==> flow/design.v <==
module seven_seg(en,in,seg);
input [3:0] in;
input en;
output [7:0] seg;
reg [7:0] seg;
always@(en or in)
begin
 if (!en) seg=8'b11111111;
 else case(in)
 4'd0: seg=8'b11000000;
 4'd1: seg=8'b11111001;
 4'd2: seg=8'b10100100;
 4'd3: seg=8'b10110000;
 4'd4: seg=8'b10011001;
 4'd5: seg=8'b10010010;
 4'd6: seg=8'b10000010;
 4'd7: seg=8'b11011000;
 4'd8: seg=8'b10000000;
 4'd9: seg=8'b10010000;
 default: seg=8'b11111111;
 endcase
 end
 endmodule 
module seven_seg_dot (en,in,seg);
input [3:0] in;
input en;
output [7:0] seg;
reg [7:0] seg;
always@(en or in)
begin
 if (!en) seg=8'b11111111;
 else case(in)
 4'd0: seg=8'b01000000;
 4'd1: seg=8'b01111001;
 4'd2: seg=8'b00100100;
 4'd3: seg=8'b00110000;
 4'd4: seg=8'b00011001;
 4'd5: seg=8'b00010010;
 4'd6: seg=8'b00000010;
 4'd7: seg=8'b01011000;
 4'd8: seg=8'b00000000;
 4'd9: seg=8'b00010000;
 default: seg=8'b11111111;
 endcase
 end
 endmodule 
module bcd_8421 (clk, rst, data, unit, ten, hun, thou, ten_thou, hun_thou);
input clk, rst;
input [19:0] data;
output [3:0] unit, ten, hun, thou, ten_thou, hun_thou;
reg [5:0]  cnt_shift;
reg [43:0] data_shift;  
reg        shift_sig;
reg [3:0]  unit, ten, hun, thou, ten_thou, hun_thou;
always@(posedge clk or posedge rst)
if (rst)
cnt_shift <= 5'd0;
else if (cnt_shift == 5'd21 && shift_sig == 1'b0)
cnt_shift <= 5'd0;
else if (shift_sig == 1'b0)
cnt_shift <= cnt_shift +1'b1;
else 
cnt_shift <= cnt_shift;
always@(posedge clk or posedge rst)
if (rst)
data_shift <= 44'b0;
else if (cnt_shift == 5'd0 && shift_sig == 1'b0)
data_shift <= {24'd0, data};
else if ((cnt_shift <= 5'd20) && (shift_sig == 1'b1))
begin
data_shift[23:20] <= (data_shift[23:20] > 4'b0100)?(data_shift[23:20] + 4'b0011):(data_shift[23:20]);
data_shift[27:24] <= (data_shift[27:24] > 4'b0100)?(data_shift[27:24] + 4'b0011):(data_shift[27:24]);
data_shift[31:28] <= (data_shift[31:28] > 4'b0100)?(data_shift[31:28] + 4'b0011):(data_shift[31:28]);
data_shift[35:32] <= (data_shift[35:32] > 4'b0100)?(data_shift[35:32] + 4'b0011):(data_shift[35:32]);
data_shift[39:36] <= (data_shift[39:36] > 4'b0100)?(data_shift[39:36] + 4'b0011):(data_shift[39:36]);
data_shift[43:40] <= (data_shift[43:40] > 4'b0100)?(data_shift[43:40] + 4'b0011):(data_shift[43:40]);
end
else if ((cnt_shift <= 5'd20) && (shift_sig == 1'b0))
data_shift <= data_shift << 1;
else 
data_shift <= data_shift;
always@(posedge clk or posedge rst)
if(rst == 1'b1)
shift_sig <= 1'b1;
else 
shift_sig <= ~shift_sig;
always@(posedge clk or posedge rst)
if(rst)
begin
unit <= 4'd0;
ten  <= 4'd0;
hun  <= 4'd0;
thou <= 4'd0;
ten_thou <= 4'd0;
hun_thou <= 4'd0;
end
else if (cnt_shift == 5'd21)
begin
 unit  <= data_shift[23:20];
 ten   <= data_shift[27:24];
 hun   <= data_shift[31:28];
 thou  <= data_shift[35:32];
 ten_thou <= data_shift[39:36];
 hun_thou <= data_shift[43:40];
 end
 endmodule
module adc_3008(clk, rst, cs, mosi, sck, miso, start, seg0, seg1, seg2, seg3, seg4, seg5); 
input clk, rst;
input miso;
input start;
output reg cs;
output reg mosi, sck;
output [7:0] seg0, seg1, seg2, seg3, seg4, seg5;
reg [2:0] state;     
reg [7:0] cnt_clk;   
reg [4:0] cnt_sck;   
reg [3:0] cnt_bit;   
reg [2:0] cnt_byte; 
reg rd_sig;          
reg [10:0] data_reg; 
reg [9:0] data_out;  
reg send_data_sig;   
reg [31:0] cnt;      
reg start_sig;       
wire [3:0] unit;
wire [3:0] ten; 
wire [3:0] hun; 
wire [3:0] thou; 
wire [3:0] ten_thou;
wire [3:0] hun_thou;
wire [19:0] data_bcd;
wire [19:0] data_bcd_vol;
assign data_bcd = {10'b0, data_out};
assign data_bcd_vol = (data_bcd*20'd479)/20'd1023;
parameter [2:0] INTIAL = 3'd0,
                WAIT_START = 3'd1,
                WRITE = 3'd2,
		READ = 3'd3,
		WAIT_END = 3'd4,
		END = 3'd5;
parameter WR_IN = 11'b000001_10010;
parameter cnt_clk_max = 8'd219;
parameter cnt_max = 32'd1_999;
always@(posedge clk or posedge rst)
if (rst)
cnt <= 32'd0;
else if (cnt == cnt_max)
cnt <= 32'd0;
else if (start == 1'b1)
cnt <= cnt + 1'b1;
always@(posedge clk or posedge rst)
if (rst)
start_sig <= 1'b0;
else if (start == 1'b1 && cnt == cnt_max)  
start_sig <= 1'b1;
else 
start_sig <= 1'b0;
always@(posedge clk or posedge rst)
if (rst)
state <= INTIAL;
else 
case(state)
INTIAL: if (start_sig == 1'b1)
        state <= WAIT_START;
		  else 
		  state <= INTIAL;
WAIT_START: if (cnt_byte == 3'd0 && cnt_clk == cnt_clk_max)
            state <= WRITE;
            else 
            state <= WAIT_START;			
WRITE: if (cnt_byte == 3'd1 && cnt_clk == cnt_clk_max)
       state <= READ;
	   else 
	   state <= WRITE;
READ: if (cnt_byte == 3'd2 && cnt_clk == cnt_clk_max)
      state <= WAIT_END;
      else 
      state <= READ;	  
WAIT_END: if (cnt_byte == 3'd3 && cnt_clk == cnt_clk_max)
          state <= END;
		    else 
		    state <= WAIT_END;
END: if (cnt_byte == 3'd4 && cnt_clk == cnt_clk_max)
     state <= INTIAL;
     else 
     state <= END;
default: state <= INTIAL;
endcase
always@(posedge clk or posedge rst)
if (rst)
cnt_clk <= 8'd0;
else if (state == INTIAL)
cnt_clk <= 8'd0;
else if (cnt_clk == cnt_clk_max) 
cnt_clk <= 8'd0;
else if (state != INTIAL)
cnt_clk <= cnt_clk + 1'b1;
always@(posedge clk or posedge rst)
if (rst)
cnt_byte <= 3'd0;
else if (cnt_byte == 3'd4 && cnt_clk == cnt_clk_max)
cnt_byte <= 3'd0;
else if (cnt_clk == cnt_clk_max)
cnt_byte <= cnt_byte + 1'b1;
always@(posedge clk or posedge rst)
if (rst)
cnt_sck <= 5'd0;
else if (state == WRITE && cnt_byte == 3'd1 && cnt_sck == 5'd19)
cnt_sck <= 5'd0;
else if (state ==READ && cnt_byte == 3'd2 && cnt_sck == 5'd19)
cnt_sck <= 5'd0;
else if (state == WRITE && cnt_byte == 3'd1)
cnt_sck <= cnt_sck + 1'b1;
else if (state ==READ && cnt_byte == 3'd2)
cnt_sck <= cnt_sck + 1'b1;
else 
cnt_sck <= 1'b0;
always@(posedge clk or posedge rst)
if (rst)
sck <= 1'b0;
else if (cnt_sck == 5'd0 && cnt_byte == 3'd3)
sck <= 1'b0;
else if (cnt_sck == 5'd0 && cnt_byte == 3'd1 && cnt_bit >= 4'd5)
sck <= 1'b0;
else if (cnt_sck == 5'd10 && cnt_byte == 3'd1 && cnt_bit >= 4'd5)
sck <= 1'b1;
else if (cnt_sck == 5'd0 && cnt_byte == 3'd2)
sck <= 1'b0;
else if (cnt_sck == 5'd10 && cnt_byte == 3'd2)
sck <= 1'b1;
else 
sck <= sck;
always@(posedge clk or posedge rst)
if (rst)
cnt_bit <= 4'd0;
else if (cnt_bit == 4'd10 && cnt_sck == 5'd10)
cnt_bit <= 4'd0;
else if (cnt_sck == 5'd10)
cnt_bit <= cnt_bit + 1'b1;
always@(posedge clk or posedge rst)
if (rst)
cs <= 1'b1;
else if (start_sig == 1'b1)
cs <= 1'b0;
else if (cnt_byte == 3'd3 && cnt_clk == cnt_clk_max && state == WAIT_END)
cs <= 1'b1;
always@(posedge clk or posedge rst)
if (rst)
mosi <= 1'b0;
else if (state == WRITE && cnt_byte == 4'd1 && cnt_sck == 5'd0)
mosi <= WR_IN[10-cnt_bit];
else if (state != WRITE)
mosi <= 1'b0;
always@(posedge clk or posedge rst)
if (rst)
rd_sig <= 1'b0;
else if (state == READ && cnt_byte == 4'd2 && cnt_sck == 5'd9)
rd_sig <= 1'b1;
else 
rd_sig <= 1'b0;
always@(posedge clk or posedge rst)
if (rst)
data_reg <= 11'd0;
else if (rd_sig == 1'b1)
data_reg <= {data_reg[9:0], miso};
always@(posedge clk or posedge rst)
if (rst)
send_data_sig <= 1'b0;
else if (cnt_byte == 4'd2 && cnt_clk == cnt_clk_max)
send_data_sig <= 1'b1;
else 
send_data_sig <= 1'b0;
always@(posedge clk or posedge rst)
if (rst)
data_out <= 10'd0;
else if (send_data_sig == 1'b1)
data_out <= data_reg[9:0];
else 
data_out <= data_out;
bcd_8421 bcd_8421_inst(
.clk(clk), 
.rst(rst), 
.data(data_bcd_vol), 
.unit(unit), 
.ten(ten), 
.hun(hun), 
.thou(thou), 
.ten_thou(ten_thou), 
.hun_thou(hun_thou)
);
seven_seg s0(
.en(1'b1),
.in(unit), 
.seg(seg0));
seven_seg s1(
.en(1'b1),
.in(ten), 
.seg(seg1));
seven_seg_dot s2(
.en(1'b1),
.in(hun), 
.seg(seg2));
seven_seg s3(
.en(1'b1),
.in(thou), 
.seg(seg3));
seven_seg s4(
.en(1'b1),
.in(ten_thou), 
.seg(seg4));
seven_seg s5(
.en(1'b1),
.in(hun_thou), 
.seg(seg5));
endmodule
Settings: LEC_CHECK=0, CAP_MARGIN=20, CORE_MARGIN=2, CORE_UTILIZATION=40, CTS_CLUSTER_DIAMETER=385, CTS_CLUSTER_SIZE=45, HOLD_SLACK_MARGIN=-0.1, SLEW_MARGIN=20; clock period 20.0 ns.
run.sh (not shown) runs the stock make flow with config.mk's settings and CLKGATE_MAP_FILE=.
Then changed:
--- a/flow/config.mk
+++ b/flow/config.mk
@@ -7,8 +7,11 @@
 export LEC_CHECK = 0
+export ABC_AREA = 1
 export CAP_MARGIN = 20
+export CORE_ASPECT_RATIO = 0.5
 export CORE_MARGIN = 2
-export CORE_UTILIZATION = 40
-export CTS_CLUSTER_DIAMETER = 385
-export CTS_CLUSTER_SIZE = 45
+export CORE_UTILIZATION = 55
+export CTS_CLUSTER_DIAMETER = 295
+export CTS_CLUSTER_SIZE = 93
 export HOLD_SLACK_MARGIN = -0.1
 export SLEW_MARGIN = 20
+export TNS_END_PERCENT = 15
Result: The new run finished with timing, DRC and antenna clean. Die area drops by a quarter to a third. Routed wire length drops by a few percent. Clock-buffer cell count falls by 2. Power is lower by a few percent.
Then changed:
--- a/flow/config.mk
+++ b/flow/config.mk
@@ -9,8 +9,8 @@
 export CAP_MARGIN = 20
-export CORE_ASPECT_RATIO = 0.5
 export CORE_MARGIN = 2
 export CORE_UTILIZATION = 55
-export CTS_CLUSTER_DIAMETER = 295
+export CTS_CLUSTER_DIAMETER = 309
 export CTS_CLUSTER_SIZE = 93
 export HOLD_SLACK_MARGIN = -0.1
+export SETUP_SLACK_MARGIN = 4.19
 export SLEW_MARGIN = 20
=> The new run ran to the end with no violations. Power is higher by a few percent. Synthesized cell count stays the same. First-iteration DRC count is lower by a little under a tenth. Non-clock buffer count stays the same. Maximum frequency is lower by a few percent. Setup slack got worse by 320 ps.
Then changed:
==> flow/config.mk (replaced) <==
export PLATFORM = sky130hd
export DESIGN_NAME = adc_3008
export DESIGN_NICKNAME = adc_3008
export VERILOG_FILES = /design/flow/design.v
export SDC_FILE = /design/flow/constraint.sdc
export NUM_CORES = 4
export LEC_CHECK = 0
export CAP_MARGIN = 20
export CORE_ASPECT_RATIO = 1.92
export CORE_MARGIN = 8
export CORE_UTILIZATION = 40
export GPL_ROUTABILITY_DRIVEN = 0
export HOLD_SLACK_MARGIN = -0.04
export SLEW_MARGIN = 20
Result: Die area went up by well over a third; worst setup slack is worse by 1900 ps; first-iteration DRC count went down by a quarter to a third.
No activity file was given, so power comes from the tool's default toggle rates.
